== 02-17 ==
Design computing_core, start of the top module:
module computing_core(
clk,rst,
load_done,
activate0,
activate1,
activate2,
weight0,
weight1,
weight2,
weight3,
out_psum0,
out_psum1,
out_psum2,
out_psum3,
out_psum_vld
    );
    parameter WIDTH = 8;
    input  wire                 clk,rst,load_done;
    input  wire  [9*WIDTH-1:0]   weight0,weight1,weight2,weight3;
    input  wire [3*WIDTH-1:0]   activate0;
    input  wire [3*WIDTH-1:0]   activate1;
    input  wire [3*WIDTH-1:0]   activate2;
    output wire [WIDTH-1:0]     out_psum0;
    output wire [WIDTH-1:0]     out_psum1;
    output wire [WIDTH-1:0]     out_psum2;
    output wire [WIDTH-1:0]     out_psum3;
    output wire                 out_psum_vld;
    wire [3:0]      psum_vld;
    assign out_psum_vld = psum_vld[0] & psum_vld[1] & psum_vld[2] & psum_vld[3];
    pcore #(.WIDTH(WIDTH))p0(.clk(clk), .rst(rst), .in_update(load_done),
            .activate2(activate0),
            .activate1(activate1),
            .activate0(activate2),
            .weight2({weight0[64+:8], weight0[56+:8], weight0[48+:8]}),
            .weight1({weight0[40+:8], weight0[32+:8], weight0[24+:8]}),
            .weight0({weight0[16+:8], weight0[8+:8],  weight0[0+:8]}),
            .out_psum(out_psum0), .out_psum_vld(psum_vld[0]));
    pcore #(.WIDTH(WIDTH))p1(.clk(clk), .rst(rst), .in_update(load_done),
            .activate2(activate0),
            .activate1(activate1),
            .activate0(activate2),
            .weight2({weight1[64+:8], weight1[56+:8], weight1[48+:8]}),
            .weight1({weight1[40+:8], weight1[32+:8], weight1[24+:8]}),
            .weight0({weight1[16+:8], weight1[8+:8] , weight1[0+:8]}),
  ...
Size: ~9100 cells after synthesis, about 1300 flip-flops, roughly 74000 um2 of cells after synthesis.
export LEC_CHECK = 0
export ABC_AREA = 1
export CAP_MARGIN = 20
export CORE_ASPECT_RATIO = 1.05
export CORE_MARGIN = 2
export CORE_UTILIZATION = 48
export CTS_CLUSTER_DIAMETER = 340
export CTS_CLUSTER_SIZE = 10
export GPL_ROUTABILITY_DRIVEN = 1
export GPL_TIMING_DRIVEN = 0
export PLACE_DENSITY_LB_ADDON = 0.18
export SLEW_MARGIN = 5
create_clock -name core_clock -period 6.5 [get_ports {clk}]
run.sh (not shown) runs the stock make flow with config.mk's settings and CLKGATE_MAP_FILE=.
### 02-17 -> 10-19
- a deleted GPL_TIMING_DRIVEN that had been 0
- a deleted PLACE_DENSITY_LB_ADDON that had been 0.18
- a change of SLEW_MARGIN from 5 to 20
- a deleted ABC_AREA that had been 1
- a deleted CTS_CLUSTER_SIZE that had been 10
- a deleted CORE_ASPECT_RATIO that had been 1.05
- a change of CORE_UTILIZATION from 48 to 40
- a deleted CTS_CLUSTER_DIAMETER that had been 340
- a deleted GPL_ROUTABILITY_DRIVEN that had been 1
- a change of the clock period (ns, I/O delays scaled along) from 6.5 to 6.24
--- outcome ---
Number of signal-net inverters in the final layout, 10-19 vs 02-17: down by more than half. 10-19 ended with less area after synthesis than 02-17. Re fraction of area in registers: 10-19 is 1.6 points up on 02-17. Changes observed in 10-19 relative to 02-17: share of total power in sequential cells decreased by 1.9 points relative to the old numbers; number of tapcells increased by 299 relative to the old numbers.

========
computing_core again, from the RTL that the note above started with.
make LEC_CHECK=0 ABC_AREA=1 CAP_MARGIN=0 CORE_ASPECT_RATIO=0.82 CORE_MARGIN=2 CORE_UTILIZATION=72 CTS_CLUSTER_SIZE=44 HOLD_SLACK_MARGIN=0.26 MAX_ROUTING_LAYER=met4 PLACE_DENSITY_LB_ADDON=0.01 SETUP_SLACK_MARGIN=1.17 SLEW_MARGIN=20 TNS_END_PERCENT=70 finish   # period 3.98 ns
The first run completed, yet does not pass: negative setup slack.
Change:
ABC_AREA = default   (was 1)
CAP_MARGIN = 20   (was 0)
CORE_ASPECT_RATIO = default   (was 0.82)
CORE_UTILIZATION = 33   (was 72)
CTS_CLUSTER_SIZE = default   (was 44)
HOLD_SLACK_MARGIN = default   (was 0.26)
MAX_ROUTING_LAYER = default   (was met4)
PLACE_DENSITY_LB_ADDON = default   (was 0.01)
SETUP_SLACK_MARGIN = default   (was 1.17)
TNS_END_PERCENT = default   (was 70)
clock period = 10.1 ns   (was 3.98 ns; I/O delays follow)
Now the flow produced a clean layout.
Non-clock buffer count drops by 315.
Via count drops by a quarter to a third.
Final area drops by a little under a tenth.
Sequential power drops by well over a third.
Clock-buffer cell count climbs by 31.
Setup slack is better by 4.2 ns.
Power drops by well over a third.
First-iteration DRC count drops by well over a third.
Hold slack is worse by 0.015 ns.
Sequential cell count is unchanged.
Die area climbs by well over a third.
Change:
CORE_UTILIZATION = 40   (was 33)
clock period = 4.9 ns   (was 10.1 ns; I/O delays follow)
After rerunning: The new run reached the layout checks and failed them: negative setup slack; count of clock-buffer cells in the layout shrinks by 6; register-to-register slack is worse by 5.1 ns; synthesized cell count does not change; final area stays flat; worst setup slack is worse by 3.4 ns; utilization rose by 8.4 points; via count falls slightly; total power grows by well over a third.
Change:
CTS_CLUSTER_DIAMETER = 340   (was default)
PLACE_DENSITY_LB_ADDON = 0.12   (was default)
SLEW_MARGIN = 5   (was 20)
clock period = 6.5 ns   (was 4.9 ns; I/O delays follow)
Result: Now the flow passed the timing, design-rule and antenna checks. Via count decreases by about 1%. Area after synthesis stays the same. Cell count came out lower by 0.48%. Setup slack is better by 0.89 ns. Global-route usage increases by 0.31 points. Final area decreases by about 0.5%. Clock skew came out lower by 0.0056 ns. Die size is unchanged. Routed wire length went up by 1.4%. Worst hold slack gains 0.0048 ns.

========
== v8 ==
Starting RTL as in the previous note.
==> flow/design.v (excerpt) <==
module computing_core(
clk,rst,
load_done,
activate0,
activate1,
activate2,
weight0,
weight1,
weight2,
weight3,
out_psum0,
out_psum1,
out_psum2,
out_psum3,
out_psum_vld
    );
    parameter WIDTH = 8;
    input  wire                 clk,rst,load_done;
    input  wire  [9*WIDTH-1:0]   weight0,weight1,weight2,weight3;
    input  wire [3*WIDTH-1:0]   activate0;
    input  wire [3*WIDTH-1:0]   activate1;
    input  wire [3*WIDTH-1:0]   activate2;
    output wire [WIDTH-1:0]     out_psum0;
    output wire [WIDTH-1:0]     out_psum1;
    output wire [WIDTH-1:0]     out_psum2;
    output wire [WIDTH-1:0]     out_psum3;
    output wire                 out_psum_vld;
    wire [3:0]      psum_vld;
    assign out_psum_vld = psum_vld[0] & psum_vld[1] & psum_vld[2] & psum_vld[3];
    pcore #(.WIDTH(WIDTH))p0(.clk(clk), .rst(rst), .in_update(load_done),
            .activate2(activate0),
            .activate1(activate1),
            .activate0(activate2),
            .weight2({weight0[64+:8], weight0[56+:8], weight0[48+:8]}),
            .weight1({weight0[40+:8], weight0[32+:8], weight0[24+:8]}),
            .weight0({weight0[16+:8], weight0[8+:8],  weight0[0+:8]}),
            .out_psum(out_psum0), .out_psum_vld(psum_vld[0]));
    pcore #(.WIDTH(WIDTH))p1(.clk(clk), .rst(rst), .in_update(load_done),
            .activate2(activate0),
            .activate1(activate1),
            .activate0(activate2),
            .weight2({weight1[64+:8], weight1[56+:8], weight1[48+:8]}),
            .weight1({weight1[40+:8], weight1[32+:8], weight1[24+:8]}),
            .weight0({weight1[16+:8], weight1[8+:8] , weight1[0+:8]}),
            .out_psum(out_psum1), .out_psum_vld(psum_vld[1]));
    pcore #(.WIDTH(WIDTH))p2(.clk(clk), .rst(rst), .in_update(load_done),
            .activate2(activate0),
            .activate1(activate1),
  ...
export LEC_CHECK = 0
export ABC_AREA = 1
export CAP_MARGIN = 0
export CORE_MARGIN = 3
export CORE_UTILIZATION = 16
export GPL_TIMING_DRIVEN = 0
export MAX_ROUTING_LAYER = met5
export PLACE_DENSITY_LB_ADDON = 0.23
export SETUP_SLACK_MARGIN = 1.69
export SLEW_MARGIN = 35
create_clock -name core_clock -period 6.71 [get_ports {clk}]
v8 went all the way through synthesis, placement and routing and the layout is clean on timing, DRC and antenna.
What v49 does differently from v8 at the input level:
- CAP_MARGIN changed from 0 to 20
- SLEW_MARGIN changed from 35 to 20
- CORE_UTILIZATION changed from 16 to 59
- ABC_AREA removed (was 1)
- CORE_MARGIN changed from 3 to 2
- SETUP_SLACK_MARGIN changed from 1.69 to 1.24
- PLACE_DENSITY_LB_ADDON removed (was 0.23)
- MAX_ROUTING_LAYER removed (was met5)
- GPL_TIMING_DRIVEN removed (was 0)
- the clock period (ns, I/O delays scaled along) changed from 6.71 to 4.77
==> results <==
- v49 finished every stage; the final checks, however, were not passed, the failures being setup timing.
- Diff v8 and v49: core utilization of the finished layout lower in v8
- Per the comparison of v49 with v8, via count fell by 11,405; chip area estimate from yosys synthesis fell by about 6%; first-pass detailed-route iteration total fell 1; synthesized cell count fell by 2,531.
- Taking v8 as 1.0, v49 lands at 0.71 on first-iteration DRC count.
- Lower setup slack goes to v49 over v8.
- [v49] antenna diode instance count fell 20 relative to v8
diff inputs: v49 => v23
- HOLD_SLACK_MARGIN: unset -> 0.29
- CORE_UTILIZATION: 59 -> 72
- ABC_AREA: unset -> 1
- CTS_CLUSTER_SIZE: unset -> 14
- TNS_END_PERCENT: unset -> 5
- PLACE_DENSITY: unset -> 0.83
- SETUP_SLACK_MARGIN: 1.24 -> -0.35
--- outcome ---
- No crash in v23: every stage finished, but the layout fails its final checks due to setup timing.
- Count of buffers not belonging to the clock network in the layout was lower in the run labelled v23.
- For tap cell count, dividing the value from v49 by the value from v23 gives 1.11.
- Between v49 and v23, the power is lower for v23.
- Relative to v49, worst setup slack increased by 0.026 ns in v23.
- Between v23 and v49, it is v23 whose worst-case hold slack is higher, by 0.0044 ns.
- v23 vs. v49: combinational fraction of design power saw a decrease; die area has decreased.
Power figures rest on the tool's default switching activity, not on a simulated workload.
